### design/flow/run.sh
#!/bin/bash
# the make line also repeats each setting of config.mk as NAME=value (left out here)
make -C /OpenROAD-flow-scripts/flow DESIGN_CONFIG=/design/flow/config.mk WORK_HOME=/design/flow/orfs CLKGATE_MAP_FILE= finish
### design/flow/config.mk
export PLATFORM = sky130hd
export DESIGN_NAME = multiplier
export DESIGN_NICKNAME = multiplier
export VERILOG_FILES = /design/flow/design.v
export SDC_FILE = /design/flow/constraint.sdc
export NUM_CORES = 4
export LEC_CHECK = 0
export CAP_MARGIN = 20
export CORE_MARGIN = 2
export CORE_UTILIZATION = 66
export CTS_CLUSTER_SIZE = 90
export SLEW_MARGIN = 20
### design/flow/constraint.sdc
create_clock -name core_clock -period 12.1 [get_ports {Clk}]
set_input_delay 2.4200 -clock core_clock [delete_from_list [all_inputs] [get_ports {Clk}]]
set_output_delay 2.4200 -clock core_clock [all_outputs]
set_load 0.01 [all_outputs]
### design/flow/design.v
module HA (S, Cout, A, B);
    output S;
    output Cout;
    input A;
    input B;
    xor (S, A, B);
    and (Cout, A, B);
endmodule
module FA (S, Cout, A, B, Cin);
    output S;
    output Cout;
    input A;
    input B;
    input Cin;
    wire ha1_S, ha1_Cout;
    wire ha2_Cout;
    HA ha1 (ha1_S, ha1_Cout, A, B);
    HA ha2 (S, ha2_Cout, ha1_S, Cin);
    or (Cout, ha2_Cout, ha1_Cout);
endmodule
module BoothRadix4 (
    output [15:0] Sign,
    output [16:0] PP7,
    output [16:0] PP6,
    output [16:0] PP5,
    output [16:0] PP4,
    output [16:0] PP3,
    output [16:0] PP2,
    output [16:0] PP1,
    output [16:0] PP0,
    input [15:0] InputA,              
    input [15:0] InputB               
);
    wire [16:0] tmp;
    wire [16:0] A;
    wire [16:0] _A;
    wire [16:0] A2;
    wire [16:0] _A2;
    assign A = (InputA[15] == 1'b1) ? {1'b1, InputA} : {1'b0, InputA};
    assign tmp = {InputB, 1'b0};
    assign A2 = A + A;
    assign _A = (~A + 1'b1);
    assign _A2 = (~A2 + 1'b1);
    assign PP0 = (tmp[2:0] == 3'b001) ? A :
            (tmp[2:0] == 3'b010) ? A :
            (tmp[2:0] == 3'b011) ? A2 :
            (tmp[2:0] == 3'b100) ? _A2 :
            (tmp[2:0] == 3'b101) ? _A :
            (tmp[2:0] == 3'b110) ? _A : 17'b0;
    buf (Sign[0], 1'b0);
    buf (Sign[1], PP0[16]);
    assign PP1 = (tmp[4:2] == 3'b001) ? A :
            (tmp[4:2] == 3'b010) ? A :
            (tmp[4:2] == 3'b011) ? A2 :
            (tmp[4:2] == 3'b100) ? _A2 :
            (tmp[4:2] == 3'b101) ? _A :
            (tmp[4:2] == 3'b110) ? _A : 17'b0;
    buf (Sign[2], 1'b0);
    buf (Sign[3], PP1[16]);
    assign PP2 = (tmp[6:4] == 3'b001) ? A :
            (tmp[6:4] == 3'b010) ? A :
            (tmp[6:4] == 3'b011) ? A2 :
            (tmp[6:4] == 3'b100) ? _A2 :
            (tmp[6:4] == 3'b101) ? _A :
            (tmp[6:4] == 3'b110) ? _A : 17'b0;
    buf (Sign[4], 1'b0);
    buf (Sign[5], PP2[16]);
    assign PP3 = (tmp[8:6] == 3'b001) ? A :
            (tmp[8:6] == 3'b010) ? A :
            (tmp[8:6] == 3'b011) ? A2 :
            (tmp[8:6] == 3'b100) ? _A2 :
            (tmp[8:6] == 3'b101) ? _A :
            (tmp[8:6] == 3'b110) ? _A : 17'b0;
    buf (Sign[6], 1'b0);
    buf (Sign[7], PP3[16]);
    assign PP4 = (tmp[10:8] == 3'b001) ? A :
            (tmp[10:8] == 3'b010) ? A :
            (tmp[10:8] == 3'b011) ? A2 :
            (tmp[10:8] == 3'b100) ? _A2 :
            (tmp[10:8] == 3'b101) ? _A :
            (tmp[10:8] == 3'b110) ? _A : 17'b0;
    buf (Sign[8], 1'b0);
    buf (Sign[9], PP4[16]);
    assign PP5 = (tmp[12:10] == 3'b001) ? A :
            (tmp[12:10] == 3'b010) ? A :
            (tmp[12:10] == 3'b011) ? A2 :
            (tmp[12:10] == 3'b100) ? _A2 :
            (tmp[12:10] == 3'b101) ? _A :
            (tmp[12:10] == 3'b110) ? _A : 17'b0;
    buf (Sign[10], 1'b0);
    buf (Sign[11], PP5[16]);
    assign PP6 = (tmp[14:12] == 3'b001) ? A :
            (tmp[14:12] == 3'b010) ? A :
            (tmp[14:12] == 3'b011) ? A2 :
            (tmp[14:12] == 3'b100) ? _A2 :
            (tmp[14:12] == 3'b101) ? _A :
            (tmp[14:12] == 3'b110) ? _A : 17'b0;
    buf (Sign[12], 1'b0);
    buf (Sign[13], PP6[16]);
    assign PP7 = (tmp[16:14] == 3'b001) ? A :
            (tmp[16:14] == 3'b010) ? A :
            (tmp[16:14] == 3'b011) ? A2 :
            (tmp[16:14] == 3'b100) ? _A2 :
            (tmp[16:14] == 3'b101) ? _A :
            (tmp[16:14] == 3'b110) ? _A : 17'b0;
    buf (Sign[14], 1'b0);
    buf (Sign[15], PP7[16]);
endmodule
module WallaceTree16X16Radix4 (
    output [31:0] OPA,
    output [31:0] OPB,
    input [16:0] PP7,
    input [16:0] PP6,
    input [16:0] PP5,
    input [16:0] PP4,
    input [16:0] PP3,
    input [16:0] PP2,
    input [16:0] PP1,
    input [16:0] PP0
);
    wire [16:0] A0S;
    wire [16:0] A0C;
    wire [16:0] A1S;
    wire [16:0] A1C;
    wire [17:0] B0S;
    wire [17:0] B0C;
    wire [16:0] B1S;
    wire [16:0] B1C;
    wire [22:0] C0S;
    wire [22:0] C0C;
    wire [24:0] D0S;
    wire [24:0] D0C;
    HA ha_A_0_0 (A0S[0], A0C[0], PP0[2], PP1[0]);
    HA ha_A_0_1 (A0S[1], A0C[1], PP0[3], PP1[1]);
    FA fa_A_0_2 (A0S[2], A0C[2], PP0[4], PP1[2], PP2[0]);
    FA fa_A_0_3 (A0S[3], A0C[3], PP0[5], PP1[3], PP2[1]);
    FA fa_A_0_4 (A0S[4], A0C[4], PP0[6], PP1[4], PP2[2]);
    FA fa_A_0_5 (A0S[5], A0C[5], PP0[7], PP1[5], PP2[3]);
    FA fa_A_0_6 (A0S[6], A0C[6], PP0[8], PP1[6], PP2[4]);
    FA fa_A_0_7 (A0S[7], A0C[7], PP0[9], PP1[7], PP2[5]);
    FA fa_A_0_8 (A0S[8], A0C[8], PP0[10], PP1[8], PP2[6]);
    FA fa_A_0_9 (A0S[9], A0C[9], PP0[11], PP1[9], PP2[7]);
    FA fa_A_0_10 (A0S[10], A0C[10], PP0[12], PP1[10], PP2[8]);
    FA fa_A_0_11 (A0S[11], A0C[11], PP0[13], PP1[11], PP2[9]);
    FA fa_A_0_12 (A0S[12], A0C[12], PP0[14], PP1[12], PP2[10]);
    FA fa_A_0_13 (A0S[13], A0C[13], PP0[15], PP1[13], PP2[11]);
    FA fa_A_0_14 (A0S[14], A0C[14], PP0[16], PP1[14], PP2[12]);
    HA ha_A_0_15 (A0S[15], A0C[15], PP1[15], PP2[13]);
    HA ha_A_0_16 (A0S[16], A0C[16], PP1[16], PP2[14]);
    HA ha_A_1_0 (A1S[0], A1C[0], PP3[2], PP4[0]);
    HA ha_A_1_1 (A1S[1], A1C[1], PP3[3], PP4[1]);
    FA fa_A_1_2 (A1S[2], A1C[2], PP3[4], PP4[2], PP5[0]);
    FA fa_A_1_3 (A1S[3], A1C[3], PP3[5], PP4[3], PP5[1]);
    FA fa_A_1_4 (A1S[4], A1C[4], PP3[6], PP4[4], PP5[2]);
    FA fa_A_1_5 (A1S[5], A1C[5], PP3[7], PP4[5], PP5[3]);
    FA fa_A_1_6 (A1S[6], A1C[6], PP3[8], PP4[6], PP5[4]);
    FA fa_A_1_7 (A1S[7], A1C[7], PP3[9], PP4[7], PP5[5]);
    FA fa_A_1_8 (A1S[8], A1C[8], PP3[10], PP4[8], PP5[6]);
    FA fa_A_1_9 (A1S[9], A1C[9], PP3[11], PP4[9], PP5[7]);
    FA fa_A_1_10 (A1S[10], A1C[10], PP3[12], PP4[10], PP5[8]);
    FA fa_A_1_11 (A1S[11], A1C[11], PP3[13], PP4[11], PP5[9]);
    FA fa_A_1_12 (A1S[12], A1C[12], PP3[14], PP4[12], PP5[10]);
    FA fa_A_1_13 (A1S[13], A1C[13], PP3[15], PP4[13], PP5[11]);
    FA fa_A_1_14 (A1S[14], A1C[14], PP3[16], PP4[14], PP5[12]);
    HA ha_A_1_15 (A1S[15], A1C[15], PP4[15], PP5[13]);
    HA ha_A_1_16 (A1S[16], A1C[16], PP4[16], PP5[14]);
    HA ha_B_0_0 (B0S[0], B0C[0], A0S[1], A0C[0]);
    HA ha_B_0_1 (B0S[1], B0C[1], A0S[2], A0C[1]);
    HA ha_B_0_2 (B0S[2], B0C[2], A0S[3], A0C[2]);
    FA fa_B_0_3 (B0S[3], B0C[3], A0S[4], A0C[3], PP3[0]);
    FA fa_B_0_4 (B0S[4], B0C[4], A0S[5], A0C[4], PP3[1]);
    FA fa_B_0_5 (B0S[5], B0C[5], A0S[6], A0C[5], A1S[0]);
    FA fa_B_0_6 (B0S[6], B0C[6], A0S[7], A0C[6], A1S[1]);
    FA fa_B_0_7 (B0S[7], B0C[7], A0S[8], A0C[7], A1S[2]);
    FA fa_B_0_8 (B0S[8], B0C[8], A0S[9], A0C[8], A1S[3]);
    FA fa_B_0_9 (B0S[9], B0C[9], A0S[10], A0C[9], A1S[4]);
    FA fa_B_0_10 (B0S[10], B0C[10], A0S[11], A0C[10], A1S[5]);
    FA fa_B_0_11 (B0S[11], B0C[11], A0S[12], A0C[11], A1S[6]);
    FA fa_B_0_12 (B0S[12], B0C[12], A0S[13], A0C[12], A1S[7]);
    FA fa_B_0_13 (B0S[13], B0C[13], A0S[14], A0C[13], A1S[8]);
    FA fa_B_0_14 (B0S[14], B0C[14], A0S[15], A0C[14], A1S[9]);
    FA fa_B_0_15 (B0S[15], B0C[15], A0S[16], A0C[15], A1S[10]);
    FA fa_B_0_16 (B0S[16], B0C[16], PP2[15], A0C[16], A1S[11]);
    HA ha_B_0_17 (B0S[17], B0C[17], PP2[16], A1S[12]);
    HA ha_B_1_0 (B1S[0], B1C[0], A1C[3], PP6[0]);
    HA ha_B_1_1 (B1S[1], B1C[1], A1C[4], PP6[1]);
    FA fa_B_1_2 (B1S[2], B1C[2], A1C[5], PP6[2], PP7[0]);
    FA fa_B_1_3 (B1S[3], B1C[3], A1C[6], PP6[3], PP7[1]);
    FA fa_B_1_4 (B1S[4], B1C[4], A1C[7], PP6[4], PP7[2]);
    FA fa_B_1_5 (B1S[5], B1C[5], A1C[8], PP6[5], PP7[3]);
    FA fa_B_1_6 (B1S[6], B1C[6], A1C[9], PP6[6], PP7[4]);
    FA fa_B_1_7 (B1S[7], B1C[7], A1C[10], PP6[7], PP7[5]);
    FA fa_B_1_8 (B1S[8], B1C[8], A1C[11], PP6[8], PP7[6]);
    FA fa_B_1_9 (B1S[9], B1C[9], A1C[12], PP6[9], PP7[7]);
    FA fa_B_1_10 (B1S[10], B1C[10], A1C[13], PP6[10], PP7[8]);
    FA fa_B_1_11 (B1S[11], B1C[11], A1C[14], PP6[11], PP7[9]);
    FA fa_B_1_12 (B1S[12], B1C[12], A1C[15], PP6[12], PP7[10]);
    FA fa_B_1_13 (B1S[13], B1C[13], A1C[16], PP6[13], PP7[11]);
    HA ha_B_1_14 (B1S[14], B1C[14], PP6[14], PP7[12]);
    HA ha_B_1_15 (B1S[15], B1C[15], PP6[15], PP7[13]);
    HA ha_B_1_16 (B1S[16], B1C[16], PP6[16], PP7[14]);
    HA ha_C_0_0 (C0S[0], C0C[0], B0S[1], B0C[0]);
    HA ha_C_0_1 (C0S[1], C0C[1], B0S[2], B0C[1]);
    HA ha_C_0_2 (C0S[2], C0C[2], B0S[3], B0C[2]);
    HA ha_C_0_3 (C0S[3], C0C[3], B0S[4], B0C[3]);
    HA ha_C_0_4 (C0S[4], C0C[4], B0S[5], B0C[4]);
    FA fa_C_0_5 (C0S[5], C0C[5], B0S[6], B0C[5], A1C[0]);
    FA fa_C_0_6 (C0S[6], C0C[6], B0S[7], B0C[6], A1C[1]);
    FA fa_C_0_7 (C0S[7], C0C[7], B0S[8], B0C[7], A1C[2]);
    FA fa_C_0_8 (C0S[8], C0C[8], B0S[9], B0C[8], B1S[0]);
    FA fa_C_0_9 (C0S[9], C0C[9], B0S[10], B0C[9], B1S[1]);
    FA fa_C_0_10 (C0S[10], C0C[10], B0S[11], B0C[10], B1S[2]);
    FA fa_C_0_11 (C0S[11], C0C[11], B0S[12], B0C[11], B1S[3]);
    FA fa_C_0_12 (C0S[12], C0C[12], B0S[13], B0C[12], B1S[4]);
    FA fa_C_0_13 (C0S[13], C0C[13], B0S[14], B0C[13], B1S[5]);
    FA fa_C_0_14 (C0S[14], C0C[14], B0S[15], B0C[14], B1S[6]);
    FA fa_C_0_15 (C0S[15], C0C[15], B0S[16], B0C[15], B1S[7]);
    FA fa_C_0_16 (C0S[16], C0C[16], B0S[17], B0C[16], B1S[8]);
    FA fa_C_0_17 (C0S[17], C0C[17], A1S[13], B0C[17], B1S[9]);
    HA ha_C_0_18 (C0S[18], C0C[18], A1S[14], B1S[10]);
    HA ha_C_0_19 (C0S[19], C0C[19], A1S[15], B1S[11]);
    HA ha_C_0_20 (C0S[20], C0C[20], A1S[16], B1S[12]);
    HA ha_C_0_21 (C0S[21], C0C[21], PP5[15], B1S[13]);
    HA ha_C_0_22 (C0S[22], C0C[22], PP5[16], B1S[14]);
    HA ha_D_0_0 (D0S[0], D0C[0], C0S[1], C0C[0]);
    HA ha_D_0_1 (D0S[1], D0C[1], C0S[2], C0C[1]);
    HA ha_D_0_2 (D0S[2], D0C[2], C0S[3], C0C[2]);
    HA ha_D_0_3 (D0S[3], D0C[3], C0S[4], C0C[3]);
    HA ha_D_0_4 (D0S[4], D0C[4], C0S[5], C0C[4]);
    HA ha_D_0_5 (D0S[5], D0C[5], C0S[6], C0C[5]);
    HA ha_D_0_6 (D0S[6], D0C[6], C0S[7], C0C[6]);
    HA ha_D_0_7 (D0S[7], D0C[7], C0S[8], C0C[7]);
    FA fa_D_0_8 (D0S[8], D0C[8], C0S[9], C0C[8], B1C[0]);
    FA fa_D_0_9 (D0S[9], D0C[9], C0S[10], C0C[9], B1C[1]);
    FA fa_D_0_10 (D0S[10], D0C[10], C0S[11], C0C[10], B1C[2]);
    FA fa_D_0_11 (D0S[11], D0C[11], C0S[12], C0C[11], B1C[3]);
    FA fa_D_0_12 (D0S[12], D0C[12], C0S[13], C0C[12], B1C[4]);
    FA fa_D_0_13 (D0S[13], D0C[13], C0S[14], C0C[13], B1C[5]);
    FA fa_D_0_14 (D0S[14], D0C[14], C0S[15], C0C[14], B1C[6]);
    FA fa_D_0_15 (D0S[15], D0C[15], C0S[16], C0C[15], B1C[7]);
    FA fa_D_0_16 (D0S[16], D0C[16], C0S[17], C0C[16], B1C[8]);
    FA fa_D_0_17 (D0S[17], D0C[17], C0S[18], C0C[17], B1C[9]);
    FA fa_D_0_18 (D0S[18], D0C[18], C0S[19], C0C[18], B1C[10]);
    FA fa_D_0_19 (D0S[19], D0C[19], C0S[20], C0C[19], B1C[11]);
    FA fa_D_0_20 (D0S[20], D0C[20], C0S[21], C0C[20], B1C[12]);
    FA fa_D_0_21 (D0S[21], D0C[21], C0S[22], C0C[21], B1C[13]);
    FA fa_D_0_22 (D0S[22], D0C[22], B1S[15], C0C[22], B1C[14]);
    HA ha_D_0_23 (D0S[23], D0C[23], B1S[16], B1C[15]);
    HA ha_D_0_24 (D0S[24], D0C[24], PP7[15], B1C[16]);
    assign OPA = {1'b0, PP7[16], D0S[24:0], C0S[0], B0S[0], A0S[0], PP0[1], PP0[0]};
    assign OPB = {1'b0, D0C[24:0], 6'b000000};
endmodule
module CarrySelectAdder3 (
    output [2:0] Sum,
    output Cout,
    input [2:0] A,
    input [2:0] B,
    input Cin
);
    wire [2:0] g, p, c0, c1, c;
    assign g = A & B;
    assign p = A | B;
    assign c0[0] = g[0];
    assign c0[1] = (p[1] & c0[0]) | g[1];
    assign c0[2] = (p[2] & c0[1]) | g[2];
    assign c1[0] = g[0] | p[0];
    assign c1[1] = (p[1] & c1[0]) | g[1];
    assign c1[2] = (p[2] & c1[1]) | g[2];
    assign c = (Cin ? c1 : c0);
    assign Sum = A ^ B ^ {c[1:0], Cin};
    assign Cout = c[2];
endmodule
module CarrySelectAdder4 (
    output [3:0] Sum,
    output Cout,
    input [3:0] A,
    input [3:0] B,
    input Cin
);
    wire [3:0] g, p, c0, c1, c;
    assign g = A & B;
    assign p = A | B;
    assign c0[0] = g[0];
    assign c0[1] = (p[1] & c0[0]) | g[1];
    assign c0[2] = (p[2] & c0[1]) | g[2];
    assign c0[3] = (p[3] & c0[2]) | g[3];
    assign c1[0] = g[0] | p[0];
    assign c1[1] = (p[1] & c1[0]) | g[1];
    assign c1[2] = (p[2] & c1[1]) | g[2];
    assign c1[3] = (p[3] & c1[2]) | g[3];
    assign c = (Cin ? c1 : c0);
    assign Sum = A ^ B ^ {c[2:0], Cin};
    assign Cout = c[3];
endmodule
module CarrySelectAdder5 (
    output [4:0] Sum,
    output Cout,
    input [4:0] A,
    input [4:0] B,
    input Cin
);
    wire [4:0] g, p, c0, c1, c;
    assign g = A & B;
    assign p = A | B;
    assign c0[0] = g[0];
    assign c0[1] = (p[1] & c0[0]) | g[1];
    assign c0[2] = (p[2] & c0[1]) | g[2];
    assign c0[3] = (p[3] & c0[2]) | g[3];
    assign c0[4] = (p[4] & c0[3]) | g[4];
    assign c1[0] = g[0] | p[0];
    assign c1[1] = (p[1] & c1[0]) | g[1];
    assign c1[2] = (p[2] & c1[1]) | g[2];
    assign c1[3] = (p[3] & c1[2]) | g[3];
    assign c1[4] = (p[4] & c1[3]) | g[4];
    assign c = (Cin ? c1 : c0);
    assign Sum = A ^ B ^ {c[3:0], Cin};
    assign Cout = c[4];
endmodule
module CarrySelectAdder6 (
    output [5:0] Sum,
    output Cout,
    input [5:0] A,
    input [5:0] B,
    input Cin
);
    wire [5:0] g, p, c0, c1, c;
    assign g = A & B;
    assign p = A | B;
    assign c0[0] = g[0];
    assign c0[1] = (p[1] & c0[0]) | g[1];
    assign c0[2] = (p[2] & c0[1]) | g[2];
    assign c0[3] = (p[3] & c0[2]) | g[3];
    assign c0[4] = (p[4] & c0[3]) | g[4];
    assign c0[5] = (p[5] & c0[4]) | g[5];
    assign c1[0] = g[0] | p[0];
    assign c1[1] = (p[1] & c1[0]) | g[1];
    assign c1[2] = (p[2] & c1[1]) | g[2];
    assign c1[3] = (p[3] & c1[2]) | g[3];
    assign c1[4] = (p[4] & c1[3]) | g[4];
    assign c1[5] = (p[5] & c1[4]) | g[5];
    assign c = (Cin ? c1 : c0);
    assign Sum = A ^ B ^ {c[4:0], Cin};
    assign Cout = c[5];
endmodule
module CarrySelectAdder7 (
    output [6:0] Sum,
    output Cout,
    input [6:0] A,
    input [6:0] B,
    input Cin
);
    wire [6:0] g, p, c0, c1, c;
    assign g = A & B;
    assign p = A | B;
    assign c0[0] = g[0];
    assign c0[1] = (p[1] & c0[0]) | g[1];
    assign c0[2] = (p[2] & c0[1]) | g[2];
    assign c0[3] = (p[3] & c0[2]) | g[3];
    assign c0[4] = (p[4] & c0[3]) | g[4];
    assign c0[5] = (p[5] & c0[4]) | g[5];
    assign c0[6] = (p[6] & c0[5]) | g[6];
    assign c1[0] = g[0] | p[0];
    assign c1[1] = (p[1] & c1[0]) | g[1];
    assign c1[2] = (p[2] & c1[1]) | g[2];
    assign c1[3] = (p[3] & c1[2]) | g[3];
    assign c1[4] = (p[4] & c1[3]) | g[4];
    assign c1[5] = (p[5] & c1[4]) | g[5];
    assign c1[6] = (p[6] & c1[5]) | g[6];
    assign c = (Cin ? c1 : c0);
    assign Sum = A ^ B ^ {c[5:0], Cin};
    assign Cout = c[6];
endmodule
module SquareRootCarrySelectAdder32 (
    output [31:0] Sum,
    output Cout,
    input [31:0] A,
    input [31:0] B,
    input Cin
);
    wire CoutA, CoutB, CoutC, CoutD, CoutE;
    CarrySelectAdder3 csa3 (Sum[2:0], CoutA, A[2:0], B[2:0], Cin);
    CarrySelectAdder4 csa4 (Sum[6:3], CoutB, A[6:3], B[6:3], CoutA);
    CarrySelectAdder5 csa5 (Sum[11:7], CoutC, A[11:7], B[11:7], CoutB);
    CarrySelectAdder6 csa6 (Sum[17:12], CoutD, A[17:12], B[17:12], CoutC);
    CarrySelectAdder7 csa7_0 (Sum[24:18], CoutE, A[24:18], B[24:18], CoutD);
    CarrySelectAdder7 csa7_1 (Sum[31:25], Cout, A[31:25], B[31:25], CoutE);
endmodule
module Mul (
    output [31:0] R,
    input [15:0] X,
    input [15:0] Y
);
    wire [16:0] PP0;
    wire [16:0] PP1;
    wire [16:0] PP2;
    wire [16:0] PP3;
    wire [16:0] PP4;
    wire [16:0] PP5;
    wire [16:0] PP6;
    wire [16:0] PP7;
    wire [31:0] OPA;
    wire [31:0] OPB;
    wire [15:0] Sign;
    wire [31:0] SignCompensate;
    wire [31:0] TmpResult;
    BoothRadix4 br4 (Sign, PP7, PP6, PP5, PP4, PP3, PP2, PP1, PP0, X, Y);
    WallaceTree16X16Radix4 wt16x16r4 (OPA, OPB, PP7, PP6, PP5, PP4, PP3, PP2, PP1, PP0);
    SquareRootCarrySelectAdder32 srcsa32_0 (.Sum(SignCompensate), .Cout(), .A({~Sign, 16'b0}), .B({15'b0, 1'b1, 16'b0}), .Cin(1'b0));
    SquareRootCarrySelectAdder32 srcsa32_1 (.Sum(TmpResult), .Cout(), .A(OPA), .B(OPB), .Cin(1'b0));
    wire [31:0] BoothResult;
    SquareRootCarrySelectAdder32 srcsa32_2 (.Sum(BoothResult), .Cout(), .A(TmpResult), .B(SignCompensate), .Cin(1'b0));
    wire [31:0] NegY15;
    assign NegY15 = (~{{16{Y[15]}}, Y} + 32'd1) << 15;
    assign R = (X == 16'h8000) ? NegY15 : BoothResult;
endmodule
module Outputer (
    output reg Ready,
    output reg Valid,
    output reg [31:0] R,
    input [31:0] tmpR,
    input Clk,
    input Rst
);
    reg [3:0] Counter;
    always @ (posedge Clk or negedge Rst) begin
        if (Rst == 1'b0) begin
            Counter <= 4'd8;
        end
        else if (Counter > 4'd0) begin
            Counter <= Counter - 1'b1;
        end
        else begin
            Counter <= 4'd8;
        end
    end
    always @ (posedge Clk) begin
        if (Counter == 4'd8) begin
            R <= 32'd0;
            Valid <= 1'b0;
            Ready <= 1'b1;
        end
        else if (Counter == 4'd0) begin
            R <= tmpR;
            Valid <= 1'b1;
            Ready <= 1'b0;
        end
        else begin
            R <= 32'd0;
            Valid <= 1'b0;
            Ready <= 1'b0;
        end
    end
endmodule
module multiplier (
    output Ready,
    output Valid,
    output [31:0] R,
    input [15:0] X,
    input [15:0] Y,
    input Clk,
    input Rst
);
    wire [31:0] tmpR;
    Mul mul_1 (tmpR, X, Y);
    Outputer o_0 (Ready, Valid, R, tmpR, Clk, Rst);
endmodule
module MulCheck (p, a, b);
    input signed [15:0] a, b;
    output signed [31:0] p;
    assign p = a * b;
endmodule
==> results of run 1 <==
[layout make-up]
class                      count  area, um^2
sequential                    38         782
clock inverter                 2        60.1
antenna                        1        2.50
clock buffer                   6         139
timing repair buffer         354        2840
fill                         932        2210
multi-input combinational   1213        9720
tap                          220         275
inverter                     175         672
[timing repair]
item,4_1_cts,5_1_grt
resized,60,39
pin swaps,48,49
endpoints found under the setup margin,4,2
buffers inserted,20,12
[per-layer routing]
layer	track usage, %	share of wire, %
met3	20.2	17
met2	82.5	40
met1	62.1	31
met5	1.67	0
met4	41.9	12
[through the flow]
step / cell area [um^2] / util [%]
2_1_floorplan: 11500 / -
3_3_place_gp: 13700 / 82.1
3_5_place_dp: 13700 / 82.1
4_1_cts: 14200 / 85.1
5_1_grt: 14500 / 86.7
6_report: 14500 / 86.8
==> job_summary.md, run 1 <==
### Yosys + OpenROAD results

| Metric | Value |
|---|---|
| Hold depth | 1 |
| Starting Density | between 60% and 70% |
| Total power | 4.89 mW |
| Hold/Removal Path Class | flop to flop |
| YS chip area | 11300 um^2 |
| Worst R2R Path Depth | 5 |
| Synth Warn # | 1 |
| Setup slack, reg-to-reg | ~9200 ps |
| Antenna-violating nets left | 0 |
| Main synth FF type | dfxtp_1 |
| Clock Root Buffer | clkbuf_16 |
| Clock network power | roughly 0.19 mW |
| Via density | about 7.3 |
| Final min period | 13200 ps |
| Cell area leaders | fa_1 (15%), ha_1 (12%), a21oi_1 (6.5%) |
| Final setup vio count | 4 |
| Die width | ~140 um |
| Seq share, synth | under 10% |
| Router iterations before antenna repair | 22 |
| Reg2reg start | o_0.Counter[1] |
| Type of origin of the critical path | input pin |
| Buffers and inverters on the worst path | 7 |
| CP Capture Point | o_0.R[31] |
| Ao+oa area frac | roughly 30% |
| Switch share | 50.2% |
| First-pass GRT wire length | between 70000 and 80000 um |
| Core Region | 16700 um^2 |
| Die area | between 15000 and 20000 um^2 |
| Worst Setup End Kind | flop |
| NetSw | ~2.5 mW |
| Comb power frac | around 94% |
| I/O Pins | between 60 and 70 |
| Synth flops | 38 |
| Area leader, netlist | fa_1 |
| FFs w/ async S/R, synth | between 10% and 20% |
| GRT Util Overall | 54.4% |
| Vias | between 10000 and 15000 |
| Post-CTS Hold Buffers | 0 |
| CP Launch Point | X[1] |
| Setup slack at placement | -1490 ps |
| Vias in the first global route | about 14000 |
| F_max | 0.0758 GHz |
| Clock Latency Late Sink | roughly 300 ps |
| CTS sink cnt | 38 |
| Final nets | 2013 |
| Period Utilization, post-route | 109% |
| Synth mux share | ~1.8% |
| Post-synth EDFFs | 0 |
| Max cap viols | 0 |
| Critical Path Most Common Cell | a21oi_2 |
| Combinational-cell power consumption | around 4.6 mW |
| Pleak | roughly 6.5 nW |
| DIE HEIGHT | around 140 um |
| HPWL Detailed | 36500 um |
| Worst Path Max Fanout | 16 |
| Largest net degree at the start of global routing | 50 |
| IO Port Bufs | between 60 and 70 |
| Mapped cell area | about 11000 um^2 |
| CTS tree | built |
| Basic Gates by Area | between 15 and 20% |
| Initial detailed-routing violation count | 3478 |
| Routed length per instance | around 26 um |
| Critical path required time | about 12000 ps |
| Mapped Cells | between 1500 and 2000 |
| Slowest-stage cell, CP | nor3_2 |
| Crit Path Class | input pin to flop |
| Internal power | 2.43 mW |
| Arrival time worst endpoint | ~13000 ps |
| DRT Wirelength | 52700 um |
| Worst Hold End | o_0.Counter[0] |
| Top cells by count, synth | inv_1 (173), nor2_1 (157), a21oi_1 (147) |
| Yosys stat cell total | 1576 |
| Post-synthesis net count | about 1800 |
| Unique cell types | approximately 78 |
| Min-delay src | o_0.Counter[0] |
| Clock buffer count from CTS | 5 |
| Status | complete, but fails checks |
| Grt total ovfl | 0 |
| Initial antenna violation count | 1 |
| Layout Check Failures | negative setup slack |
| Crit-path leading delay family | adder cells |
| Clk slew on worst S/H paths | approximately 60 ps |
| Seq. pwr | roughly 0.13 mW |
| Unrepaired setup endpoints after global routing | yes |
| FP Rows | between 40 and 50 |
| Worst hold slack | ~500 ps |
| Worst r2r dst | o_0.R[1] |
| Clock Path Buffers | 2 |
| Peak VDD IR | about 0.00041 V |
| Slew headroom | roughly 43% |
| XOR/XNOR Area Share | under 10% |
| Area Overhead vs Synth | 27.9% |
| Routability Congestion | around 1.1 |
| Layout Cells excl Fill | between 2000 and 2500 |
| Placed Cells | between 1500 and 2000 |
| Final Hold Vio Count | 0 |
| Mean area per synthesized cell | slightly above 7 um^2 |
| Htree depth | 2 |
| Worst Clk Skew | approximately 10 ps |
| Top pwr grp | combinational logic |
| Pwr/cell area | 337 nW/um^2 |
| Setup WS post-layout | -1100 ps |
| Slew Limit Fails | 0 |
| Most common cell in the netlist | inv_1 |
| Fa+ha+maj area frac | a little over a quarter |
| Sequential share of power | between 2 and 3% |
| Worst Max-Slew Pin Slew | between 800 and 900 ps |
| Critical path depth | 57 |
| Dominant kind of combinational cell | AND-OR/OR-AND gates |
| Residual DRC count | 0 |
| Tool warnings | ~63 |
| Critical path's largest stage delay | about 620 ps |
| Clock Power Share | about 3.8% |
| Max-area cell share | between 15 and 20% |
| Setup TNS Final | -1770 ps |
==> run 2: changes to the inputs <==
Settings changed: ABC_AREA from default to 1, CORE_UTILIZATION 66 to 63, CTS_CLUSTER_DIAMETER from default to 226, CTS_CLUSTER_SIZE 90 to 99, SETUP_SLACK_MARGIN from default to 1.62.
Clock period 12.1 ns to 11.3 ns, I/O delays scaled along.
==> job_summary.md, run 2 <==
### Flow metrics

| Metric | Value |
|---|---|
| Area leader, netlist | fa_1 |
| Mean area per synthesized cell | around 7 um^2 |
| Yosys stat cell total | between 1000 and 1500 |
| Clock Root Buffer | clkbuf_16 |
| Cell area leaders | fa_1 (18%), ha_1 (14%), inv_1 (10%) |
| CTS sink cnt | 38 |
| Status | stopped before the end |
| GRT Util Overall | between 80% and 90% |
| Post-synth EDFFs | 0 |
| FP Rows | ~44 |
| Core Region | between 10000 and 15000 um^2 |
| Die width | 127 um |
| XOR/XNOR Area Share | under 10% |
| I/O Pins | approximately 70 |
| Unique cell types | approximately 55 |
| Fa+ha+maj area frac | 32.2% |
| HPWL Detailed | around 30000 um |
| Last stage | global routing |
| Starting Density | ~65% |
| Synth Warn # | 1 |
| Synth flops | 38 |
| Main synth FF type | dfxtp_1 |
| Routability Congestion | between 1 and 1.5 |
| First Error | [ERROR GRT-0232] Routing congestion too high. Check the congestion heatmap in the GUI. |
| Clock buffer count from CTS | 5 |
| Mapped Cells | about 1300 |
| YS chip area | about 9500 um^2 |
| Grt total ovfl | approximately 150 |
| Die area | roughly 16000 um^2 |
| Clock Path Buffers | 2 |
| Ao+oa area frac | between 20% and 30% |
| FFs w/ async S/R, synth | between 10% and 20% |
| Post-synthesis net count | between 1500 and 2000 |
| DIE HEIGHT | roughly 130 um |
| Post-CTS Hold Buffers | 0 |
| Basic Gates by Area | around 17% |
| IO Port Bufs | about 67 |
| DP Area | 12000 um^2 |
| Placed Cells | ~1700 |
| Dominant kind of combinational cell | adder cells |
| Htree depth | 2 |
| Max-area cell share | approximately 18% |
| Seq share, synth | under 10% |
| Most common cell in the netlist | inv_1 |
| Top cells by count, synth | inv_1 (254), nand2_1 (166), o21ai_0 (135) |
| Synth mux share | 0% |
| Mapped cell area | between 9000 and 10000 um^2 |
==> run 2: layer usage <==
metal / GRT overflow / global-route usage, %
met3: 2 / 68.9
met5: 2 / 44.9
met4: 66 / 83.6
met1: 12 / 81.6
met2: 72 / 95.7
==> run 2: timing repair <==
item / 4_1_cts
setup endpoints to repair: 10
pin swaps: 76
gates resized: 131
buffers inserted: 30
cloned: 0
==> run 2: stage by stage <==
stage          power, mW  setup WS, ps
2_1_floorplan       2.51           340
3_3_place_gp        3.60          -532
3_5_place_dp        3.82          -923
4_1_cts             4.61           159
==> run 3: changes to the inputs <==
Settings changed: ABC_AREA 1 to 0, CAP_MARGIN 20 to 5, CELL_PAD_IN_SITES_DETAIL_PLACEMENT from default to 1, CELL_PAD_IN_SITES_GLOBAL_PLACEMENT from default to 0, CORE_UTILIZATION 63 to 50, CTS_CLUSTER_DIAMETER 226 to 234, CTS_CLUSTER_SIZE 99 to default, GPL_ROUTABILITY_DRIVEN from default to 1, GPL_TIMING_DRIVEN from default to 0, HOLD_SLACK_MARGIN from default to 0.09, MAX_ROUTING_LAYER from default to met4, PLACE_DENSITY_LB_ADDON from default to 0.1, SETUP_SLACK_MARGIN 1.62 to 2.99, SLEW_MARGIN 20 to 35, TNS_END_PERCENT from default to 85.
Clock period 11.3 ns to 15.0 ns, I/O delays scaled along.
==> job_summary.md, run 3 <==
### Flow metrics

| Metric | Value |
|---|---|
| Post-CTS Hold Buffers | 0 |
| First Error | [ERROR GRT-0116] Global routing finished with congestion. Check the congestion regions in the DRC Viewer. |
| Area leader, netlist | fa_1 |
| IO Port Bufs | approximately 57 |
| CTS sink cnt | 38 |
| Htree depth | 2 |
| Mean area per synthesized cell | approximately 7.2 um^2 |
| Core Region | roughly 22000 um^2 |
| Post-synthesis net count | around 1800 |
| Last stage | global routing |
| Yosys stat cell total | approximately 1600 |
| Top cells by count, synth | inv_1 (173), nor2_1 (157), a21oi_1 (147) |
| Grt total ovfl | roughly 250 |
| FFs w/ async S/R, synth | 10.5% |
| Status | stopped before the end |
| Ao+oa area frac | between 30% and 40% |
| Synth flops | 38 |
| I/O Pins | a little under 70 |
| Clock Root Buffer | clkbuf_16 |
| Fa+ha+maj area frac | about 27% |
| GRT Util Overall | 79.3% |
| Post-synth EDFFs | 0 |
| Cell area leaders | fa_1 (15%), ha_1 (12%), a21oi_1 (6.5%) |
| Basic Gates by Area | roughly 16% |
| Starting Density | about half |
| Max-area cell share | around 15% |
| Die area | between 20000 and 25000 um^2 |
| Mapped Cells | 1576 |
| YS chip area | between 10000 and 15000 um^2 |
| Die width | around 150 um |
| Main synth FF type | dfxtp_1 |
| Clock Path Buffers | 2 |
| Setup slack at placement | -1420 ps |
| Mapped cell area | approximately 11000 um^2 |
| Clock buffer count from CTS | 5 |
| FP Rows | 55 |
| Seq share, synth | under 10% |
| Most common cell in the netlist | inv_1 |
| HPWL Detailed | between 50000 and 60000 um |
| XOR/XNOR Area Share | under 10% |
| DIE HEIGHT | ~150 um |
| Unique cell types | a little under 80 |
| Dominant kind of combinational cell | AND-OR/OR-AND gates |
| Synth Warn # | 1 |
| Synth mux share | between 1.5 and 2% |
| Routability Congestion | between 1 and 1.5 |
[run 3: stage by stage]
stage	instances	util, %	instance area (um^2)
after global placement	1918	55.3	12400
after CTS	1962	60.2	13500
after floorplan	1576	-	11500
after detailed placement	1921	56.1	12600
[run 3: per-layer routing]
metal / GRT overflow / global-route usage, %
met1: 8 / 78.0
met2: 147 / 94.3
met3: 12 / 65.7
met4: 81 / 72.4
met5: - / -
[run 3: timing repair]
item | 4_1_cts
resized | 118
endpoints found under the setup margin | 14
pin swaps | 55
buffers inserted | 33
gates cloned | 0
==> run 4: changes to the inputs <==
Settings changed: ABC_AREA 0 to 1, CAP_MARGIN 5 to 20, CELL_PAD_IN_SITES_DETAIL_PLACEMENT 1 to 2, CELL_PAD_IN_SITES_GLOBAL_PLACEMENT 0 to 3, CORE_MARGIN 2 to 5, CORE_UTILIZATION 50 to 64, CTS_CLUSTER_DIAMETER 234 to 245, GPL_ROUTABILITY_DRIVEN 1 to 0, GPL_TIMING_DRIVEN 0 to 1, HOLD_SLACK_MARGIN 0.09 to default, PLACE_DENSITY_LB_ADDON 0.1 to 0.01, SETUP_SLACK_MARGIN 2.99 to -0.7, SLEW_MARGIN 35 to 5, TNS_END_PERCENT 85 to default.
Clock period 15.0 ns to 17.4 ns, I/O delays scaled along.
==> job_summary.md, run 4 <==
### Flow metrics

| Metric | Value |
|---|---|
| Main synth FF type | dfxtp_1 |
| DIE HEIGHT | about 130 um |
| Synth flops | 38 |
| First Error | [ERROR FLW-0024] Place density exceeds 1.0 (current PLACE_DENSITY_LB_ADDON =  0.01). Please check if the value of  PLACE_DENSITY_LB_ADDON is between 0 and 0.99. |
| Mean area per synthesized cell | around 7 um^2 |
| Post-synthesis net count | 1570 |
| Synth Warn # | 1 |
| FP Rows | approximately 44 |
| Starting Density | 65.0% |
| Yosys stat cell total | 1344 |
| Synth mux share | 0% |
| Die width | between 100 and 150 um |
| Basic Gates by Area | approximately 17% |
| YS chip area | approximately 9500 um^2 |
| Die area | 17300 um^2 |
| Area leader, netlist | fa_1 |
| Dominant kind of combinational cell | adder cells |
| Ao+oa area frac | around a quarter |
| Seq share, synth | 8.27% |
| Post-synth EDFFs | 0 |
| FFs w/ async S/R, synth | a little over a tenth |
| Max-area cell share | around 18% |
| Mapped cell area | 9450 um^2 |
| Unique cell types | roughly 55 |
| Last stage | global placement without I/O |
| Cell area leaders | fa_1 (18%), ha_1 (14%), inv_1 (10%) |
| Most common cell in the netlist | inv_1 |
| Core Region | about 15000 um^2 |
| Fa+ha+maj area frac | between 30 and 40% |
| Top cells by count, synth | inv_1 (254), nand2_1 (166), o21ai_0 (135) |
| Mapped Cells | about 1300 |
| XOR/XNOR Area Share | under 10% |
| Status | stopped before the end |
==> run 5: changes to the inputs <==
Settings changed: CELL_PAD_IN_SITES_DETAIL_PLACEMENT 2 to 0, CELL_PAD_IN_SITES_GLOBAL_PLACEMENT 3 to default, CORE_MARGIN 5 to 2, CORE_UTILIZATION 64 to 72, CTS_CLUSTER_DIAMETER 245 to 297, CTS_CLUSTER_SIZE from default to 97, GPL_ROUTABILITY_DRIVEN 0 to 1, GPL_TIMING_DRIVEN 1 to default, HOLD_SLACK_MARGIN from default to 0.24, PLACE_DENSITY from default to 0.65, PLACE_DENSITY_LB_ADDON 0.01 to default, SETUP_SLACK_MARGIN -0.7 to 2.94, SLEW_MARGIN 5 to 15, TNS_END_PERCENT from default to 95.
Clock period 17.4 ns to 11.1 ns, I/O delays scaled along.
==> job_summary.md, run 5 <==
### Flow metrics

| Metric | Value |
|---|---|
| Synth mux share | 0% |
| Ao+oa area frac | 25.6% |
| Max-area cell share | between 10% and 20% |
| Post-synth EDFFs | 0 |
| Synth Warn # | 1 |
| Starting Density | roughly three quarters |
| Core Region | around 13000 um^2 |
| Basic Gates by Area | between 15 and 20% |
| Mean area per synthesized cell | between 7 and 8 um^2 |
| XOR/XNOR Area Share | 3.14% |
| Main synth FF type | dfxtp_1 |
| Fa+ha+maj area frac | between 30% and 40% |
| Status | stopped before the end |
| Cell area leaders | fa_1 (18%), ha_1 (14%), inv_1 (10%) |
| DP Area | ~12000 um^2 |
| Post-synthesis net count | about 1600 |
| HPWL Detailed | 34800 um |
| DIE HEIGHT | roughly 120 um |
| First Error | [ERROR DPL-0038] Utilization greater than 100%, impossible to legalize |
| Synth flops | 38 |
| Seq share, synth | 8.27% |
| Top cells by count, synth | inv_1 (254), nand2_1 (166), o21ai_0 (135) |
| I/O Pins | slightly below 70 |
| Yosys stat cell total | between 1000 and 1500 |
| Unique cell types | 55 |
| Die area | roughly 14000 um^2 |
| YS chip area | between 9000 and 10000 um^2 |
| Die width | roughly 120 um |
| Dominant kind of combinational cell | adder cells |
| Routability Congestion | approximately 1.2 |
| FFs w/ async S/R, synth | about a tenth |
| Area leader, netlist | fa_1 |
| Mapped cell area | 9450 um^2 |
| IO Port Bufs | between 60 and 70 |
| Most common cell in the netlist | inv_1 |
| Mapped Cells | between 1000 and 1500 |
| Last stage | clock tree synthesis |
| FP Rows | about 41 |
## run 5: stage by stage
stage                     worst slack (ps)  instances
after floorplan                        180       1344
after global placement                -583       1750
after detailed placement             -1330       1750
==> run 6: changes to the inputs <==
Settings changed: ABC_AREA 1 to 0, CTS_CLUSTER_DIAMETER 297 to 119, CTS_CLUSTER_SIZE 97 to 59, GPL_ROUTABILITY_DRIVEN 1 to 0, HOLD_SLACK_MARGIN 0.24 to -0.1, PLACE_DENSITY 0.65 to default, PLACE_DENSITY_LB_ADDON from default to 0.0, SETUP_SLACK_MARGIN 2.94 to -1.08, SLEW_MARGIN 15 to 30, TNS_END_PERCENT 95 to 85.
Clock period 11.1 ns to 11.3 ns, I/O delays scaled along.
==> job_summary.md, run 6 <==
### Flow metrics

| Metric | Value |
|---|---|
| CTS sink cnt | 38 |
| Ao+oa area frac | 30.2% |
| Post-synthesis net count | around 1800 |
| Fa+ha+maj area frac | about 27% |
| Die width | 129 um |
| Clock Path Buffers | 2 |
| Top cells by count, synth | inv_1 (173), nor2_1 (157), a21oi_1 (147) |
| Mapped Cells | 1576 |
| Core Region | between 15000 and 20000 um^2 |
| Grt total ovfl | approximately 500 |
| Clock buffer count from CTS | 5 |
| DP Area | 14000 um^2 |
| Area leader, netlist | fa_1 |
| Cell area leaders | fa_1 (15%), ha_1 (12%), a21oi_1 (6.5%) |
| GRT Util Overall | 91.7% |
| Synth mux share | under 10% |
| YS chip area | about 11000 um^2 |
| Max-area cell share | 15.2% |
| First Error | [ERROR GRT-0116] Global routing finished with congestion. Check the congestion regions in the DRC Viewer. |
| Main synth FF type | dfxtp_1 |
| Seq share, synth | approximately 7% |
| Post-synth EDFFs | 0 |
| FP Rows | approximately 45 |
| Die area | around 17000 um^2 |
| Synth Warn # | 1 |
| Mean area per synthesized cell | slightly above 7 um^2 |
| Clock Root Buffer | clkbuf_16 |
| Starting Density | between 70% and 80% |
| Mapped cell area | ~11000 um^2 |
| Yosys stat cell total | 1576 |
| XOR/XNOR Area Share | under 10% |
| Status | stopped before the end |
| Synth flops | 38 |
| IO Port Bufs | 67 |
| Htree depth | 2 |
| Basic Gates by Area | between 10% and 20% |
| Unique cell types | 78 |
| I/O Pins | approximately 70 |
| HPWL Detailed | approximately 39000 um |
| Most common cell in the netlist | inv_1 |
| FFs w/ async S/R, synth | about a tenth |
| DIE HEIGHT | around 130 um |
| Dominant kind of combinational cell | AND-OR/OR-AND gates |
| Last stage | global routing |
[run 6: layer usage]
| layer | overflow | track usage, % |
|---|---|---|
| met1 | 39 | 85.4 |
| met2 | 266 | 105 |
| met3 | 57 | 81.6 |
| met4 | 151 | 96.3 |
| met5 | - | - |
[run 6: through the flow]
step / std cells / setup slack, ps / hold WS (ps) / power (mW) / util (%)
floorplan: 1576 / -1100 / 466 / 2.47 / -
global placement: 1995 / -1510 / 489 / 3.43 / 91.3
detailed placement: 1995 / -2200 / 507 / 3.81 / 91.3
CTS: 2017 / -1070 / 537 / 4.68 / 94.7
[run 6: what timing repair did]
item	4_1_cts
gates resized	60
setup endpoints to repair	3
buffers inserted	15
pin swaps	50
hold buffers	0
==> run 7: changes to the inputs <==
Settings changed: ABC_AREA 0 to 1, CTS_CLUSTER_DIAMETER 119 to 297, CTS_CLUSTER_SIZE 59 to 94, GPL_ROUTABILITY_DRIVEN 0 to 1, HOLD_SLACK_MARGIN -0.1 to 0.24, PLACE_DENSITY from default to 0.65, PLACE_DENSITY_LB_ADDON 0.0 to default, SETUP_SLACK_MARGIN -1.08 to 2.94, SLEW_MARGIN 30 to 15, TNS_END_PERCENT 85 to 95.
Clock period 11.3 ns to 11.4 ns, I/O delays scaled along.
==> job_summary.md, run 7 <==
### Flow metrics

| Metric | Value |
|---|---|
| Core Region | about 13000 um^2 |
| Mapped cell area | around 9500 um^2 |
| Placed Cells | 1732 |
| YS chip area | roughly 9500 um^2 |
| Synth flops | 38 |
| Starting Density | 74.3% |
| Main synth FF type | dfxtp_1 |
| Post-synth EDFFs | 0 |
| Status | stopped before the end |
| Seq share, synth | between 8 and 9% |
| Basic Gates by Area | ~17% |
| Cell area leaders | fa_1 (18%), ha_1 (14%), inv_1 (10%) |
| Fa+ha+maj area frac | around a third |
| FP Rows | slightly above 40 |
| Routability Congestion | 1.23 |
| Most common cell in the netlist | inv_1 |
| Max-area cell share | around 18% |
| I/O Pins | 68 |
| Area leader, netlist | fa_1 |
| Synth mux share | 0% |
| Die area | 14100 um^2 |
| FFs w/ async S/R, synth | 10.5% |
| Synth Warn # | 1 |
| Ao+oa area frac | between 20% and 30% |
| HPWL Detailed | ~34000 um |
| Dominant kind of combinational cell | adder cells |
| Mean area per synthesized cell | roughly 7.0 um^2 |
| IO Port Bufs | ~67 |
| Yosys stat cell total | 1344 |
| XOR/XNOR Area Share | 3.14% |
| Post-synthesis net count | between 1500 and 2000 |
| Last stage | clock tree synthesis |
| Die width | between 100 and 150 um |
| Mapped Cells | about 1300 |
| First Error | [ERROR DPL-0038] Utilization greater than 100%, impossible to legalize |
| DIE HEIGHT | 119 um |
| Unique cell types | around 55 |
| Top cells by count, synth | inv_1 (254), nand2_1 (166), o21ai_0 (135) |
==> run 7: stage by stage <==
step	util, %	total power, mW	area, um^2	setup WS (ps)
floorplan	-	2.49	9780	420
global placement	94.0	3.48	12000	-360
detailed placement	94.0	3.89	12000	-1030
==> run 8: changes to the inputs <==
Settings changed: PLACE_DENSITY 0.65 to 0.35.
Clock period 11.4 ns to 11.2 ns, I/O delays scaled along.
==> job_summary.md, run 8 <==
### Flow metrics

| Metric | Value |
|---|---|
| Status | stopped before the end |
| Last stage | clock tree synthesis |
| First Error | [ERROR DPL-0038] Utilization greater than 100%, impossible to legalize |
| XOR/XNOR Area Share | about 3.1% |
| Dominant kind of combinational cell | adder cells |
| HPWL Detailed | approximately 34000 um |
| Unique cell types | 55 |
| Synth mux share | 0% |
| FP Rows | between 40 and 50 |
| Synth flops | 38 |
| Post-synth EDFFs | 0 |
| Starting Density | between 70 and 80% |
| Ao+oa area frac | ~26% |
| DP Area | 12000 um^2 |
| Fa+ha+maj area frac | around 32% |
| Mapped cell area | 9450 um^2 |
| Seq share, synth | 8.27% |
| Mapped Cells | about 1300 |
| Area leader, netlist | fa_1 |
| Top cells by count, synth | inv_1 (254), nand2_1 (166), o21ai_0 (135) |
| Die area | ~14000 um^2 |
| Die width | 119 um |
| Basic Gates by Area | 16.6% |
| Mean area per synthesized cell | between 7 and 8 um^2 |
| Setup slack at placement | -1410 ps |
| Core Region | about 13000 um^2 |
| Placed Cells | roughly 1700 |
| FFs w/ async S/R, synth | roughly a tenth |
| IO Port Bufs | around 67 |
| Cell area leaders | fa_1 (18%), ha_1 (14%), inv_1 (10%) |
| Post-synthesis net count | ~1600 |
| YS chip area | 9450 um^2 |
| Yosys stat cell total | 1344 |
| Main synth FF type | dfxtp_1 |
| DIE HEIGHT | 119 um |
| Max-area cell share | between 10% and 20% |
| Most common cell in the netlist | inv_1 |
| Routability Congestion | 1.16 |
| Synth Warn # | 1 |
| I/O Pins | about 70 |
## run 8: through the flow
stage	TNS (ps)	hold slack, ps
3_3_place_gp	-867	443
2_1_floorplan	0	427
3_5_place_dp	-4040	457
==> run 9: changes to the inputs <==
Settings changed: ABC_AREA 1 to default, CELL_PAD_IN_SITES_DETAIL_PLACEMENT 0 to default, CORE_UTILIZATION 72 to 32, CTS_CLUSTER_DIAMETER 297 to default, CTS_CLUSTER_SIZE 94 to 75, GPL_ROUTABILITY_DRIVEN 1 to default, HOLD_SLACK_MARGIN 0.24 to default, MAX_ROUTING_LAYER met4 to default, MIN_ROUTING_LAYER from default to met1, PLACE_DENSITY 0.35 to default, SETUP_SLACK_MARGIN 2.94 to default, SLEW_MARGIN 15 to 20, TNS_END_PERCENT 95 to default.
Clock period 11.2 ns to 14.3 ns, I/O delays scaled along.
==> job_summary.md, run 9 <==
### Yosys + OpenROAD results

| Metric | Value |
|---|---|
| First-pass GRT wire length | 74900 um |
| Antenna-violating nets left | 0 |
| Dominant kind of combinational cell | AND-OR/OR-AND gates |
| Comb power frac | 91.1% |
| Final Hold Vio Count | 0 |
| Via density | 5.89 |
| Clock network power | 0.155 mW |
| DRT Wirelength | between 50000 and 60000 um |
| Status | timing/DRC/antenna clean |
| Die area | around 37000 um^2 |
| F_max | 0.0740 GHz |
| CP Launch Point | X[0] |
| Grt total ovfl | 0 |
| Critical path depth | between 50 and 60 |
| Top pwr grp | combinational logic |
| Seq. pwr | 0.106 mW |
| Fa+ha+maj area frac | between 20% and 30% |
| Switch share | about 52% |
| Most common cell in the netlist | inv_1 |
| FFs w/ async S/R, synth | 10.5% |
| Synth mux share | around 1.8% |
| Combinational gate area | around 9400 um^2 |
| Final setup vio count | 0 |
| Unique cell types | 78 |
| Type of origin of the critical path | input pin |
| Mean area per synthesized cell | ~7.2 um^2 |
| Critical Path Most Common Cell | nor2_1 |
| GRT Util Overall | a little over a quarter |
| Die width | 192 um |
| Top cells by count, synth | inv_1 (173), nor2_1 (157), a21oi_1 (147) |
| Period Utilization, post-route | between 90% and 100% |
| Post-synthesis net count | 1802 |
| GR Layer Usage met2 | between 40 and 50% |
| Buffers and inverters on the worst path | 6 |
| Reg2reg start | o_0.Counter[1] |
| Initial antenna violation count | 2 |
| Setup slack, reg-to-reg | 11550 ps |
| Internal power | 1.40 mW |
| Tool warnings | around 58 |
| Slowest-stage cell, CP | fa_1 |
| Min-delay src | o_0.Counter[0] |
| Top Usage Layer GRT | met2 |
| Worst Max-Slew Pin Slew | around 1100 ps |
| Slew Limit Fails | 0 |
| I/O Pins | slightly below 70 |
| Clock Latency Late Sink | around 310 ps |
| Worst R2R Path Depth | 5 |
| Setup TNS Final | 0 ps |
| Area leader, netlist | fa_1 |
| Slew headroom | a little over a quarter |
| Ao+oa area frac | 30.2% |
| Peak VDD IR | around 0.00037 V |
| Seq share, synth | about 6.9% |
| Starting Density | 32.6% |
| Final min period | ~14000 ps |
| Arrival time worst endpoint | around 14000 ps |
| HPWL Detailed | a little under 40000 um |
| Vias | ~12000 |
| Basic Gates by Area | ~16% |
| CTS tree | built |
| Max-area cell share | approximately 15% |
| Sequential share of power | 3.6% |
| Core Region | roughly 35000 um^2 |
| Routed length per instance | around 24 um |
| Layout Utilization | 38.4% |
| DIE HEIGHT | a little under 200 um |
| Synth flops | 38 |
| CP Capture Point | o_0.R[31] |
| Met3 usage | roughly 4.6% |
| Initial detailed-routing violation count | between 1500 and 2000 |
| Yosys stat cell total | between 1500 and 2000 |
| IO Port Bufs | between 60 and 70 |
| Final nets | around 1900 |
| Worst Hold End | o_0.Counter[0] |
| Worst Setup End Kind | flop |
| Cell area leaders | fa_1 (15%), ha_1 (12%), a21oi_1 (6.5%) |
| Worst hold slack | 513 ps |
| Largest net degree at the start of global routing | ~52 |
| Pwr/cell area | between 200 and 250 nW/um^2 |
| Hold/Removal Path Class | flop to flop |
| Mapped cell area | between 10000 and 15000 um^2 |
| Critical path's largest stage delay | 540 ps |
| Unrepaired setup endpoints after global routing | no |
| Main synth FF type | dfxtp_1 |
| Crit Path Class | input pin to flop |
| Post-synth EDFFs | 0 |
| Worst Clk Skew | between 5 and 6 ps |
| YS chip area | between 10000 and 15000 um^2 |
| Clk slew on worst S/H paths | about 70 ps |
| Clock Power Share | 5.3% |
| Residual DRC count | 0 |
| Clock Root Buffer | clkbuf_16 |
| NetSw | about 1.5 mW |
| Fillers | roughly 3700 |
| Mapped Cells | approximately 1600 |
| Met1 Resource Use GR | 36.7% |
| Worst r2r dst | o_0.R[1] |
| Hold depth | 1 |
| Register area | 782 um^2 |
| Clock buffer count from CTS | 5 |
| Vias in the first global route | roughly 12000 |
| Synth Warn # | 1 |
| Worst Path Max Fanout | 5 |
| XOR/XNOR Area Share | under 10% |
| Combinational-cell power consumption | 2.66 mW |
| Crit-path leading delay family | adder cells |
| Area Overhead vs Synth | 17.7% |
| CTS sink cnt | 38 |
| Critical path required time | 14530 ps |
| Pleak | about 5.8 nW |
| Clock Path Buffers | 2 |
| Router iterations before antenna repair | 10 |
| Htree depth | 2 |
| Routability Congestion | roughly 1.0 |
| FP Rows | around 70 |
| Max cap viols | 0 |
[run 9: through the flow]
step           cells  cell area, um^2  setup WS [ps]  power (mW)
3_3_place_gp    2091            13000            241        2.56
5_1_grt         2102            13300           16.4        3.27
4_1_cts         2099            13200            340        2.76
6_report        2103            13300            785        2.92
3_5_place_dp    2091            13000           48.6        2.57
2_1_floorplan   1576            11300            580        1.86
[run 9: layout make-up]
type / count / share of cell area (%)
Multi-Input combinational cell: 1213 / 70.3
Inverter: 175 / 4.92
Clock buffer: 5 / 0.938
Antenna cell: 2 / 0.0375
Timing Repair Buffer: 212 / 13.2
Clock inverter: 3 / 0.516
Tap cell: 455 / 4.27
Sequential cell: 38 / 5.86
[run 9: repair_timing]
item | CTS | global route
buffers inserted | 0 | 2
resized | 0 | 19
setup endpoints to repair | 0 | 1
hold buffers | 0 | 0
[run 9: per-layer routing]
metal	vias to the layer above	part of all wire [%]
li1	5631	-
met1	5875	41
met2	737	43
met3	154	10
met4	0	5.7
met5	-	0
==> run 10: changes to the inputs <==
Settings changed: CORE_UTILIZATION 32 to 72, CTS_CLUSTER_SIZE 75 to default, MIN_ROUTING_LAYER met1 to default, SETUP_SLACK_MARGIN from default to 0.98.
Clock period 14.3 ns to 11.0 ns, I/O delays scaled along.
==> job_summary.md, run 10 <==
### Flow metrics

| Metric | Value |
|---|---|
| Die width | around 130 um |
| Post-CTS Hold Buffers | 0 |
| Synth Warn # | 1 |
| Clock Path Buffers | 2 |
| Top cells by count, synth | inv_1 (173), nor2_1 (157), a21oi_1 (147) |
| Core Region | 15300 um^2 |
| Dominant kind of combinational cell | AND-OR/OR-AND gates |
| FP Rows | 45 |
| Clock Root Buffer | clkbuf_16 |
| Mapped cell area | between 10000 and 15000 um^2 |
| Mean area per synthesized cell | 7.19 um^2 |
| XOR/XNOR Area Share | roughly 6.6% |
| Basic Gates by Area | between 10% and 20% |
| Clock buffer count from CTS | 5 |
| Htree depth | 2 |
| First Error | [ERROR GRT-0116] Global routing finished with congestion. Check the congestion regions in the DRC Viewer. |
| GRT Util Overall | 94.0% |
| DIE HEIGHT | 129 um |
| Main synth FF type | dfxtp_1 |
| Yosys stat cell total | ~1600 |
| Die area | about 17000 um^2 |
| Area leader, netlist | fa_1 |
| IO Port Bufs | ~67 |
| Synth mux share | roughly 1.8% |
| Mapped Cells | between 1500 and 2000 |
| Routability Congestion | between 1 and 1.5 |
| Ao+oa area frac | a little under a third |
| CTS sink cnt | 38 |
| Most common cell in the netlist | inv_1 |
| Post-synth EDFFs | 0 |
| Setup slack at placement | -2530 ps |
| Fa+ha+maj area frac | a little over a quarter |
| Post-synthesis net count | about 1800 |
| FFs w/ async S/R, synth | around a tenth |
| Cell area leaders | fa_1 (15%), ha_1 (12%), a21oi_1 (6.5%) |
| Last stage | global routing |
| Synth flops | 38 |
| Max-area cell share | between 10% and 20% |
| Grt total ovfl | around 900 |
| Placed Cells | 2016 |
| HPWL Detailed | 40500 um |
| Status | stopped before the end |
| Starting Density | approximately three quarters |
| I/O Pins | between 60 and 70 |
| Seq share, synth | just under 7% |
| Unique cell types | between 70 and 80 |
| YS chip area | 11300 um^2 |
-- run 10: stage by stage --
stage | cell area (um^2) | power [mW] | util, % | TNS [ps]
2_1_floorplan | 11500 | 2.61 | - | -1900
3_3_place_gp | 14200 | 3.58 | 92.6 | -4080
3_5_place_dp | 14200 | 3.99 | 92.6 | -10170
4_1_cts | 15000 | 5.11 | 97.9 | -977
-- run 10: routing by layer --
layer  overflow  GRT usage [%]
met1         33           85.4
met2        567            116
met4        290            108
met3         25           75.7
met5          9           54.4
-- run 10: what timing repair did --
action / in CTS
hold endpoints to repair: 0
pin swaps: 71
endpoints found under the setup margin: 14
setup buffers: 29
gates cloned: 0
gates resized: 124
==> run 11: changes to the inputs <==
Settings changed: ABC_AREA from default to 1, CORE_UTILIZATION 72 to 63, CTS_CLUSTER_DIAMETER from default to 226, CTS_CLUSTER_SIZE from default to 99, SETUP_SLACK_MARGIN 0.98 to default, TNS_END_PERCENT from default to 10.
Clock period 11.0 ns to 9.19 ns, I/O delays scaled along.
==> job_summary.md, run 11 <==
### Flow metrics

| Metric | Value |
|---|---|
| Status | stopped before the end |
| Last stage | global routing |
| First Error | [ERROR GRT-0116] Global routing finished with congestion. Check the congestion regions in the DRC Viewer. |
| Synth flops | 38 |
| Post-synth EDFFs | 0 |
| Ao+oa area frac | approximately 26% |
| Die area | 16000 um^2 |
| Fa+ha+maj area frac | 32.2% |
| Mapped cell area | around 9500 um^2 |
| I/O Pins | approximately 70 |
| IO Port Bufs | approximately 67 |
| FP Rows | roughly 44 |
| Post-CTS Hold Buffers | 0 |
| Synth Warn # | 1 |
| Seq share, synth | 8.27% |
| Synth mux share | 0% |
| Clock Root Buffer | clkbuf_16 |
| Die width | about 130 um |
| Clock Path Buffers | 2 |
| YS chip area | 9450 um^2 |
| Core Region | roughly 15000 um^2 |
| Mapped Cells | 1344 |
| Most common cell in the netlist | inv_1 |
| Top cells by count, synth | inv_1 (254), nand2_1 (166), o21ai_0 (135) |
| Starting Density | 64.8% |
| Unique cell types | roughly 55 |
| GRT Util Overall | ~68% |
| Basic Gates by Area | 16.6% |
| Main synth FF type | dfxtp_1 |
| Area leader, netlist | fa_1 |
| Clock buffer count from CTS | 5 |
| Yosys stat cell total | 1344 |
| Cell area leaders | fa_1 (18%), ha_1 (14%), inv_1 (10%) |
| Routability Congestion | between 1 and 1.5 |
| CTS sink cnt | 38 |
| FFs w/ async S/R, synth | 10.5% |
| Post-synthesis net count | roughly 1600 |
| Max-area cell share | a little under a fifth |
| Mean area per synthesized cell | 7.03 um^2 |
| Htree depth | 2 |
| Grt total ovfl | 2 |
| XOR/XNOR Area Share | 3.14% |
| DIE HEIGHT | 127 um |
| HPWL Detailed | 32000 um |
| Dominant kind of combinational cell | adder cells |
[run 11: layer usage]
metal / track usage (%) / GRT overflow
met4: 62.4 / 1
met2: 87.8 / 1
met1: 66.6 / 0
met3: 51.8 / 0
met5: 21.1 / 0
[run 11: what timing repair did]
action	CTS
gates cloned	0
pin swaps	91
setup buffers	20
resized	174
endpoints found under the setup margin	13
[run 11: stage by stage]
step / std cells / power (mW) / instance area, um^2 / setup WS (ps)
after CTS: 1828 / 5.52 / 13200 / -1730
after detailed placement: 1800 / 4.71 / 12300 / -2940
after global placement: 1800 / 4.37 / 12300 / -2290
after floorplan: 1344 / 2.98 / 9710 / -1460
==> run 12: changes to the inputs <==
Settings changed: CORE_ASPECT_RATIO from default to 1.34, CORE_UTILIZATION 63 to 72, CTS_CLUSTER_DIAMETER 226 to 288, PLACE_DENSITY from default to 0.36, SETUP_SLACK_MARGIN from default to 1.11.
Clock period 9.19 ns to 4.9 ns, I/O delays scaled along.
==> job_summary.md, run 12 <==
### Flow metrics

| Metric | Value |
|---|---|
| Status | stopped before the end |
| Last stage | clock tree synthesis |
| First Error | [ERROR DPL-0038] Utilization greater than 100%, impossible to legalize |
| Unique cell types | 55 |
| Post-synthesis net count | roughly 1600 |
| Mapped cell area | between 9000 and 10000 um^2 |
| Top cells by count, synth | inv_1 (254), nand2_1 (166), o21ai_0 (135) |
| Ao+oa area frac | 25.6% |
| HPWL Detailed | roughly 37000 um |
| Seq share, synth | 8.27% |
| Area leader, netlist | fa_1 |
| Starting Density | between 70% and 80% |
| Mapped Cells | around 1300 |
| Synth mux share | 0% |
| DIE HEIGHT | 137 um |
| Synth Warn # | 1 |
| Max-area cell share | a little under a fifth |
| Dominant kind of combinational cell | adder cells |
| Mean area per synthesized cell | roughly 7 um^2 |
| XOR/XNOR Area Share | 3.14% |
| FFs w/ async S/R, synth | about a tenth |
| I/O Pins | around 68 |
| Die area | around 14000 um^2 |
| YS chip area | around 9500 um^2 |
| Core Region | approximately 13000 um^2 |
| Routability Congestion | around 1.2 |
| Die width | 103 um |
| Fa+ha+maj area frac | between 30% and 40% |
| Synth flops | 38 |
| Post-synth EDFFs | 0 |
| Most common cell in the netlist | inv_1 |
| Basic Gates by Area | between 10% and 20% |
| IO Port Bufs | 67 |
| FP Rows | between 40 and 50 |
| Yosys stat cell total | approximately 1300 |
| Main synth FF type | dfxtp_1 |
| Cell area leaders | fa_1 (18%), ha_1 (14%), inv_1 (10%) |
## run 12: metrics by stage
step | power [mW] | area (um^2) | std cells | util, % | setup WS, ps
after detailed placement | 9.31 | 12400 | 1795 | 96.2 | -6480
after floorplan | 5.64 | 9740 | 1344 | - | -4840
after global placement | 8.32 | 12400 | 1795 | 96.2 | -5700
Power is estimated from default activity; no workload was simulated.
